## Convolution2D
module Convolution2D(clk, rst, en_conv2d, base_result_addr, pix_base_addr, kernel_base_addr,
							in_pix, completed, pix_done, addrA, addrB, out_pix, kernel_weight
							);
Size in the first run: ~2000 cells after synthesis, about 170 flip-flops, ~140 I/O pins.
export LEC_CHECK = 0
export CAP_MARGIN = 5
export CORE_ASPECT_RATIO = 0.98
export CORE_MARGIN = 2
export CORE_UTILIZATION = 71
export CTS_CLUSTER_DIAMETER = 47
export CTS_CLUSTER_SIZE = 73
export GPL_ROUTABILITY_DRIVEN = 1
export GPL_TIMING_DRIVEN = 1
export MIN_ROUTING_LAYER = met1
export PLACE_DENSITY = 0.66
export SLEW_MARGIN = 20
create_clock -name core_clock -period 6.81 [get_ports {clk}]
run.sh (not shown) runs the stock make flow with config.mk's settings and CLKGATE_MAP_FILE=.
The starting point finished but fails on setup timing.
Then changed:
CAP_MARGIN = 20   (was 5)
CORE_ASPECT_RATIO = not set   (was 0.98)
CORE_UTILIZATION = 40   (was 71)
CTS_CLUSTER_DIAMETER = not set   (was 47)
CTS_CLUSTER_SIZE = not set   (was 73)
GPL_ROUTABILITY_DRIVEN = not set   (was 1)
GPL_TIMING_DRIVEN = not set   (was 1)
MIN_ROUTING_LAYER = not set   (was met1)
PLACE_DENSITY = not set   (was 0.66)
clock period = 10.0 ns   (was 6.81 ns; I/O delays follow)
The changed run went through all stages and came out clean.
Worst hold slack hardly moves.
Setup slack improves by 1.6 ns.
Core utilization fell by 44 points.
Critical path depth fell by 4.
Clock-buffer cell count fell by 1.
Cell area fell by a little under a tenth.
Wire length fell by about a fifth.
Global-route usage fell by 17 points.
Then changed:
CELL_PAD_IN_SITES_GLOBAL_PLACEMENT = 0   (was not set)
CORE_ASPECT_RATIO = 0.5   (was not set)
CORE_UTILIZATION = 66   (was 40)
CTS_CLUSTER_DIAMETER = 154   (was not set)
CTS_CLUSTER_SIZE = 100   (was not set)
HOLD_SLACK_MARGIN = 0.26   (was not set)
=> Routed wire length drops by 5.1%; fmax drops by 1.5%; design area drops by 1.5%; cell count drops by 9.4%; synthesized area stays the same; sequential cell count does not change; core utilization climbs by 30 points; global-route usage climbs by 11 points.
Then changed:
CORE_MARGIN = 7   (was 2)
SETUP_SLACK_MARGIN = -0.54   (was not set)
Outcome: Core utilization barely changes; wire length rises by about 3.6%; global-route usage fell by 3.9 points; final area is about the same; setup slack improved by 0.018 ns; synthesized cell count does not change; die size goes up by about 13%.

========
Convolution2D again, from the RTL that the note above started with.
make LEC_CHECK=0 ABC_AREA=0 CAP_MARGIN=10 CELL_PAD_IN_SITES_DETAIL_PLACEMENT=1 CELL_PAD_IN_SITES_GLOBAL_PLACEMENT=1 CORE_MARGIN=2 CORE_UTILIZATION=53 GPL_TIMING_DRIVEN=1 HOLD_SLACK_MARGIN=0.03 MAX_ROUTING_LAYER=met4 PLACE_DENSITY_LB_ADDON=0.08 SLEW_MARGIN=0 finish   # period 10.0 ns
Then changed:
==> flow/config.mk (replaced) <==
export PLATFORM = sky130hd
export DESIGN_NAME = Convolution2D
export DESIGN_NICKNAME = Convolution2D
export VERILOG_FILES = /design/flow/design.v
export SDC_FILE = /design/flow/constraint.sdc
export NUM_CORES = 4
export LEC_CHECK = 0
export ABC_AREA = 1
export CAP_MARGIN = 10
export CORE_MARGIN = 2
export CORE_UTILIZATION = 46
export CTS_CLUSTER_DIAMETER = 149
export CTS_CLUSTER_SIZE = 98
export PLACE_DENSITY_LB_ADDON = 0.2
export SLEW_MARGIN = 0
export TNS_END_PERCENT = 30
Setup slack is better by 450 ps. Routed wire length shrinks by a few percent. Non-clock buffer count shrinks by 2. Fmax grows by a few percent. Clock skew grows by 4.3 ps. Hold slack is worse by 5.1 ps.
Then changed:
==> flow/config.mk (replaced) <==
export PLATFORM = sky130hd
export DESIGN_NAME = Convolution2D
export DESIGN_NICKNAME = Convolution2D
export VERILOG_FILES = /design/flow/design.v
export SDC_FILE = /design/flow/constraint.sdc
export NUM_CORES = 4
export LEC_CHECK = 0
export CAP_MARGIN = 20
export CELL_PAD_IN_SITES_GLOBAL_PLACEMENT = 0
export CORE_ASPECT_RATIO = 0.5
export CORE_MARGIN = 2
export CORE_UTILIZATION = 47
export CTS_CLUSTER_DIAMETER = 154
export CTS_CLUSTER_SIZE = 100
export HOLD_SLACK_MARGIN = -0.08
export SLEW_MARGIN = 20
export TNS_END_PERCENT = 15
Result:
- The changed run went through all stages and came out clean
- synthesized area falls by a little under a tenth
- count of clock-buffer cells in the layout came out higher by 1
- clock skew stays flat
- die area decreases by roughly a tenth
- first-iteration DRC count fell by a few percent
- routed wire length decreases by a little under a tenth
- sequential share of layout area goes up by 1.2 points
- design area decreases by a few percent
Then changed:
--- a/flow/config.mk
+++ b/flow/config.mk
@@ -11,2 +11,2 @@
-export CORE_MARGIN = 2
-export CORE_UTILIZATION = 47
+export CORE_MARGIN = 7
+export CORE_UTILIZATION = 66
@@ -15 +15,3 @@
-export HOLD_SLACK_MARGIN = -0.08
+export HOLD_SLACK_MARGIN = 0.26
+export PLACE_DENSITY = 0.95
+export SETUP_SLACK_MARGIN = -0.54
@@ -17 +19 @@
-export TNS_END_PERCENT = 15
+export TNS_END_PERCENT = 30
Clock skew stays flat.
First-iteration DRC count goes up by 110%.
Cell area falls by 1.2%.
Wire length rose by 7.1%.
Worst setup slack loses 270 ps.
Synthesized area stays the same.
Cell count falls by 6.7%.
Sequential share of layout area came out higher by 0.23 points.
Register-to-register slack is worse by 80 ps.
Then changed:
==> flow/config.mk (replaced) <==
export PLATFORM = sky130hd
export DESIGN_NAME = Convolution2D
export DESIGN_NICKNAME = Convolution2D
export VERILOG_FILES = /design/flow/design.v
export SDC_FILE = /design/flow/constraint.sdc
export NUM_CORES = 4
export LEC_CHECK = 0
export CAP_MARGIN = 20
export CELL_PAD_IN_SITES_GLOBAL_PLACEMENT = 2
export CORE_MARGIN = 2
export CORE_UTILIZATION = 40
export CTS_CLUSTER_DIAMETER = 384
export CTS_CLUSTER_SIZE = 32
export HOLD_SLACK_MARGIN = -0.08
export SLEW_MARGIN = 20
The changed run ran to the end with no violations.
Count of clock-buffer cells in the layout shrinks by 1.
Worst setup slack is better by 290 ps.
Cell area increases by 2.3%.
Synthesized cell count does not change.
Utilization fell by 30 points.
